## lidar_system_top
module lidar_system_top (
    input  wire clk,
    input  wire rst,
    input  wire rx,      
    output wire tx,      
    output wire [15:0] dbg_max_idx,
    output wire [15:0] dbg_min_idx,
    output wire [15:0] dbg_max_dist,
    output wire [15:0] dbg_min_dist,
    output wire [15:0] dbg_obs_alert,
    output wire [15:0] dbg_max_angle,
    output wire [15:0] dbg_min_angle,
    output wire        dbg_angle_done
);
Size in the first run: ~7300 cells after synthesis, about 450 flip-flops, about 120 I/O pins, roughly 53000 sq um of cells after synthesis.
==> flow/config.mk <==
export PLATFORM = sky130hd
export DESIGN_NAME = lidar_system_top
export DESIGN_NICKNAME = lidar_system_top
export VERILOG_FILES = /design/flow/design.v
export SDC_FILE = /design/flow/constraint.sdc
export NUM_CORES = 4
export LEC_CHECK = 0
export ABC_AREA = 1
export CAP_MARGIN = 20
export CORE_MARGIN = 2
export CORE_UTILIZATION = 72
export CTS_CLUSTER_DIAMETER = 252
export PLACE_DENSITY_LB_ADDON = 0.08
export SETUP_SLACK_MARGIN = 1.95
export SLEW_MARGIN = 20
==> flow/constraint.sdc <==
create_clock -name core_clock -period 6.56 [get_ports {clk}]
set_input_delay 1.3120 -clock core_clock [delete_from_list [all_inputs] [get_ports {clk}]]
set_output_delay 1.3120 -clock core_clock [all_outputs]
set_load 0.01 [all_outputs]
run.sh (not shown) runs the stock make flow with config.mk's settings and CLKGATE_MAP_FILE=.
The starting point ran to the end with violations: setup timing.
Rerun with:
--- a/flow/config.mk
+++ b/flow/config.mk
@@ -6,10 +6,7 @@
 export NUM_CORES = 4
 export LEC_CHECK = 0
-export ABC_AREA = 1
 export CAP_MARGIN = 20
 export CORE_MARGIN = 2
 export CORE_UTILIZATION = 72
-export CTS_CLUSTER_DIAMETER = 252
-export PLACE_DENSITY_LB_ADDON = 0.08
-export SETUP_SLACK_MARGIN = 1.95
+export PLACE_DENSITY_LB_ADDON = 0.25
 export SLEW_MARGIN = 20
==> flow/constraint.sdc (replaced) <==
create_clock -name core_clock -period 7.86 [get_ports {clk}]
set_input_delay 1.5720 -clock core_clock [delete_from_list [all_inputs] [get_ports {clk}]]
set_output_delay 1.5720 -clock core_clock [all_outputs]
set_load 0.01 [all_outputs]
Result:
- The new run completed and failed the layout checks on setup timing
- flip-flop count does not change
- register-to-register slack improved by 0.26 ns
- die size is lower by 0.64%
- wire length is lower by 8.3%
- cell count is lower by 12%
- via count is lower by 10%
- hold slack got worse by 0.018 ns
- maximum frequency is lower by 12%
- clock power is lower by 27%
Rerun with:
--- a/flow/config.mk
+++ b/flow/config.mk
@@ -8,5 +8,5 @@
 export CAP_MARGIN = 20
 export CORE_MARGIN = 2
-export CORE_UTILIZATION = 72
-export PLACE_DENSITY_LB_ADDON = 0.25
+export CORE_UTILIZATION = 68
+export PLACE_DENSITY = 0.36
 export SLEW_MARGIN = 20
==> flow/constraint.sdc (replaced) <==
create_clock -name core_clock -period 5.06 [get_ports {clk}]
set_input_delay 1.0120 -clock core_clock [delete_from_list [all_inputs] [get_ports {clk}]]
set_output_delay 1.0120 -clock core_clock [all_outputs]
set_load 0.01 [all_outputs]
What happened: The new run reached the layout checks and failed them: setup timing. Sequential power went up by 56%. Core utilization went down by 3.7 points. Power went up by 54%. Synthesized area is unchanged. Routed wire length went down by 12%.


Setup of build 69:
lidar_system_top again, from the RTL that the note above started with.
clock: 9.37 ns
lec_check: 0
cap_margin: 40
core_aspect_ratio: 0.69
core_margin: 2
core_utilization: 46
cts_cluster_diameter: 129
gpl_routability_driven: 0
gpl_timing_driven: 1
place_density_lb_addon: 0.1
setup_slack_margin: 0.91
slew_margin: 35
tns_end_percent: 5
Build 69 | status: complete | timing, DRC, antenna: pass
Input changes introduced in build 50 (baseline for comparison: build 69):
- CTS_CLUSTER_DIAMETER: 129 -> unset
- CORE_ASPECT_RATIO: 0.69 -> unset
- SETUP_SLACK_MARGIN: 0.91 -> unset
- GPL_TIMING_DRIVEN: 1 -> unset
- SLEW_MARGIN: 35 -> 20
- TNS_END_PERCENT: 5 -> unset
- CORE_UTILIZATION: 46 -> 57
- GPL_ROUTABILITY_DRIVEN: 0 -> unset
- CAP_MARGIN: 40 -> 20
- PLACE_DENSITY_LB_ADDON: 0.1 -> unset
- the clock period (ns, I/O delays scaled along): 9.37 -> 5.15
## What came out
- Build 50: complete, dirty (negative setup slack)
- Clock-buffer cell count grows by a few percent when moving from build 69 to build 50.
- Build 50: clock network fraction of total power higher than build 69
- Taking build 69 as the reference, in build 50 core utilization up 18 points, logic area has increased, number of buffer and inverter instances along the worst setup path higher.
- Taking build 69 as the reference, in build 50 area of the placeable core has decreased, filler-free cell count of the finished design picked up an extra 4.1%, leakage power total has increased.
- Cell area | build 50 vs build 69 | build 50 larger
- Summary: with build 69 as the reference, net switching power of the design in build 50 moved up by more than half.
Here is what was changed in the inputs of build 70 compared with build 50.
- CORE_UTILIZATION changed from 57 to 40
- PLACE_DENSITY newly set to 0.6
- the clock period (ns, I/O delays scaled along) changed from 5.15 to 9.63
Notes after the runs:
Build 70 has completed all stages; timing, DRC and antenna checks passed.
Relative to build 50, number of inserted diodes has increased by 1 in build 70.
In build 70, the wire length on met1 came out 1100 microns above the value in build 50.
Row critical path depth: build 70 lower / build 50 higher
Number of antenna violations at the first check in global routing: build 70 > build 50
Between build 70 and build 50, it is build 70 whose shortest clock period the worst path allows after layout is higher, by 1.01 ns.
Build 70 ended up with a lower share of final layout cell area taken by non-clock buffers than build 50 did.
For build 97, these inputs were changed with respect to build 70:
- a change of CORE_UTILIZATION from 40 to 72
- a deleted PLACE_DENSITY that had been 0.6
- an added SETUP_SLACK_MARGIN of 1.91
- an added ABC_AREA of 1
- an added PLACE_DENSITY_LB_ADDON of 0.25
- a change of the clock period (ns, I/O delays scaled along) from 9.63 to 7.69
## What came out
- The flow for build 97 finished, though final verification flagged negative setup slack.
- Area of all placed cells without fillers: build 70 and build 97 compared, lower one is build 70
- Taking build 70 over build 97, the static power due to leakage ratio works out to 0.891.
- Against build 70 as the reference, build 97 delivers a lower worst reg-to-reg setup slack.
- In the tables for build 70 and build 97, area fraction in full adders, half adders and majority gates reads higher with build 70.
- Instance tally after logic synthesis (higher): build 97
- Part of the power in registers down 2.0 points in build 97 wrt build 70
- Wire length on build 97 is behind build 70.


lidar_system_top again, from the RTL that the note above started with.
Settings: LEC_CHECK=0, CAP_MARGIN=20, CORE_ASPECT_RATIO=0.74, CORE_MARGIN=2, CORE_UTILIZATION=40, HOLD_SLACK_MARGIN=0.11, SLEW_MARGIN=20; clock period 10.0 ns.
The starting point finished with timing, DRC and antenna clean.
Then changed:
ABC_AREA = 1   (was unset)
CAP_MARGIN = 30   (was 20)
CELL_PAD_IN_SITES_DETAIL_PLACEMENT = 2   (was unset)
CELL_PAD_IN_SITES_GLOBAL_PLACEMENT = 3   (was unset)
CORE_ASPECT_RATIO = 1.48   (was 0.74)
CORE_UTILIZATION = 66   (was 40)
GPL_ROUTABILITY_DRIVEN = 0   (was unset)
GPL_TIMING_DRIVEN = 1   (was unset)
HOLD_SLACK_MARGIN = unset   (was 0.11)
MIN_ROUTING_LAYER = met2   (was unset)
PLACE_DENSITY = 0.63   (was unset)
SETUP_SLACK_MARGIN = 2.55   (was unset)
SLEW_MARGIN = 25   (was 20)
Now the flow never finished: it broke off in global placement without I/O with GPL-0301.
Synthesized area climbs by 0.65%.
Die area goes down by 39%.
Synthesized cell count climbs by 16%.


lidar_system_top again, from the RTL that the note above started with.
==> flow/design.v (excerpt) <==
module lidar_system_top (
    input  wire clk,
    input  wire rst,
    input  wire rx,      
    output wire tx,      
    output wire [15:0] dbg_max_idx,
    output wire [15:0] dbg_min_idx,
    output wire [15:0] dbg_max_dist,
    output wire [15:0] dbg_min_dist,
    output wire [15:0] dbg_obs_alert,
    output wire [15:0] dbg_max_angle,
    output wire [15:0] dbg_min_angle,
    output wire        dbg_angle_done
);
clock: 7.04 ns
lec_check: 0
abc_area: 0
cap_margin: 40
core_aspect_ratio: 0.92
core_margin: 2
core_utilization: 72
cts_cluster_diameter: 236
gpl_routability_driven: 0
gpl_timing_driven: 1
max_routing_layer: met4
place_density_lb_addon: 0.04
setup_slack_margin: 2.0
slew_margin: 20
tns_end_percent: 5
The baseline reached the layout checks and failed them: negative setup slack.
Rerun with:
- ABC_AREA: 0 -> not set
- CAP_MARGIN: 40 -> 20
- CORE_ASPECT_RATIO: 0.92 -> not set
- CTS_CLUSTER_DIAMETER: 236 -> not set
- GPL_ROUTABILITY_DRIVEN: 0 -> not set
- GPL_TIMING_DRIVEN: 1 -> not set
- MAX_ROUTING_LAYER: met4 -> not set
- PLACE_DENSITY: not set -> 0.36
- PLACE_DENSITY_LB_ADDON: 0.04 -> not set
- SETUP_SLACK_MARGIN: 2.0 -> not set
- TNS_END_PERCENT: 5 -> not set
- clock period: 7.04 -> 10.5 ns (I/O delays scaled with it)
Effect: The new run produced a clean layout. Utilization decreases by 9.0 points. Flip-flop count does not change. Total power decreases by a quarter to a third. Wire length decreases by roughly a tenth.
Rerun with:
- ABC_AREA: not set -> 1
- CTS_CLUSTER_DIAMETER: not set -> 252
- PLACE_DENSITY: 0.36 -> 0.41
- SETUP_SLACK_MARGIN: not set -> 1.67
- clock period: 10.5 -> 6.58 ns (I/O delays scaled with it)
The changed run completed, yet does not pass: negative setup slack.
Synthesized cell count goes up by 16%.
Routed wire length goes up by 37%.
Core utilization goes up by 9.9 points.
Cell area goes up by 13%.
Setup slack got worse by 1.5 ns.
Non-clock buffer count goes up by 591.
Register-to-register slack got worse by 1.5 ns.
Rerun with:
- SETUP_SLACK_MARGIN: 1.67 -> not set
The changed run ran to the end with violations: negative setup slack; total power fell by about 1.7%; sequential power hardly moves; cell count barely changes; design area came out lower by 0.84%; synthesized area does not change; wire length goes down by about 3.8%.


## juniper
Starting RTL as in the previous note.
==> flow/config.mk <==
export PLATFORM = sky130hd
export DESIGN_NAME = lidar_system_top
export DESIGN_NICKNAME = lidar_system_top
export VERILOG_FILES = /design/flow/design.v
export SDC_FILE = /design/flow/constraint.sdc
export NUM_CORES = 4
export LEC_CHECK = 0
export ABC_AREA = 1
export CAP_MARGIN = 20
export CORE_MARGIN = 2
export CORE_UTILIZATION = 72
export CTS_CLUSTER_SIZE = 98
export PLACE_DENSITY_LB_ADDON = 0.08
export SETUP_SLACK_MARGIN = 1.91
export SLEW_MARGIN = 20
==> flow/constraint.sdc <==
create_clock -name core_clock -period 6.6 [get_ports {clk}]
set_input_delay 1.3200 -clock core_clock [delete_from_list [all_inputs] [get_ports {clk}]]
set_output_delay 1.3200 -clock core_clock [all_outputs]
set_load 0.01 [all_outputs]
juniper finished every stage; the final checks, however, were not passed, the failures being negative setup slack.
Input changes introduced in harbor (baseline for comparison: juniper):
- CTS_CLUSTER_SIZE: 98 -> unset
- PLACE_DENSITY_LB_ADDON: 0.08 -> unset
- CTS_CLUSTER_DIAMETER: unset -> 252
- SETUP_SLACK_MARGIN: 1.91 -> -0.37
- PLACE_DENSITY: unset -> 0.41
- the clock period (ns, I/O delays scaled along): 6.6 -> 6.47
Findings:
- harbor never completed, since it errored out during global routing.
- Final RePlAce weighted congestion, harbor and juniper, lower one = juniper.
- From juniper to harbor, total die size did not move at all.
- juniper -> harbor: number of gates resized after cts increased by more than half
- Chip width: harbor vs juniper — no meaningful difference
- Measured against each other, harbor and juniper differ in instance count after placement with tap cells included, the lower figure coming from juniper.
Setup changes, harbor to cedar
- PLACE_DENSITY: 0.41 -> 0.6
- CORE_UTILIZATION: 72 -> 40
- CTS_CLUSTER_DIAMETER: 252 -> unset
- SETUP_SLACK_MARGIN: -0.37 -> unset
- ABC_AREA: 1 -> unset
- the clock period (ns, I/O delays scaled along): 6.47 -> 10.0
- cedar: full flow OK, the timing, DRC and antenna checks passed
- Taking harbor as the reference, in cedar parity-gate share of the synthesized area counting xor and xnor cells went up, synthesized cell count went down, net count entering floorplan went down, routability congestion estimate from global placement went down, area fraction in and, or, nand and nor cells after synthesis went down.
- Relative to harbor, the TritonCTS buffer count measured on cedar has decreased by more than 10%.
- As of cedar, post-synthesis cell area had fallen slightly compared to harbor.
Setup changes, cedar to delta
- HOLD_SLACK_MARGIN now 0.11, previously not set
- ABC_AREA now 1, previously not set
- SLEW_MARGIN now 0, was 20
- PLACE_DENSITY no longer set, was 0.6
- GPL_TIMING_DRIVEN now 0, previously not set
- TNS_END_PERCENT now 90, previously not set
- CORE_ASPECT_RATIO now 1.67, previously not set
--- outcome ---
delta gives more y dimension of the die than cedar did. What cedar reported for final-layout clock buffer total has to be multiplied by 0.850 to get the figure for delta. On part of the total power dissipated in sequential elements: delta sits below cedar. Capture point of the worst path = u_dp.u_angle.min_angle[14]: delta; capture point of the worst path = u_dp.u_angle.max_angle[6]: cedar. Changes observed in delta relative to cedar: mux cell area share after synthesis shrank by 4.0 points; final non-filler cell area increased 1.2%; overall power of the completed layout climbed about 3.3%. Compared to cedar, delta has maximum ir drop on the vdd rail 38% lower. Going from cedar to delta, wire length grew by more than a quarter. Between cedar and delta, internal power summed over all cells increased. Run comparison: cedar uppermost metal layer occupied by signal nets met4; delta uppermost metal layer occupied by signal nets met5.
Power figures rest on the tool's default switching activity, not on a simulated workload.
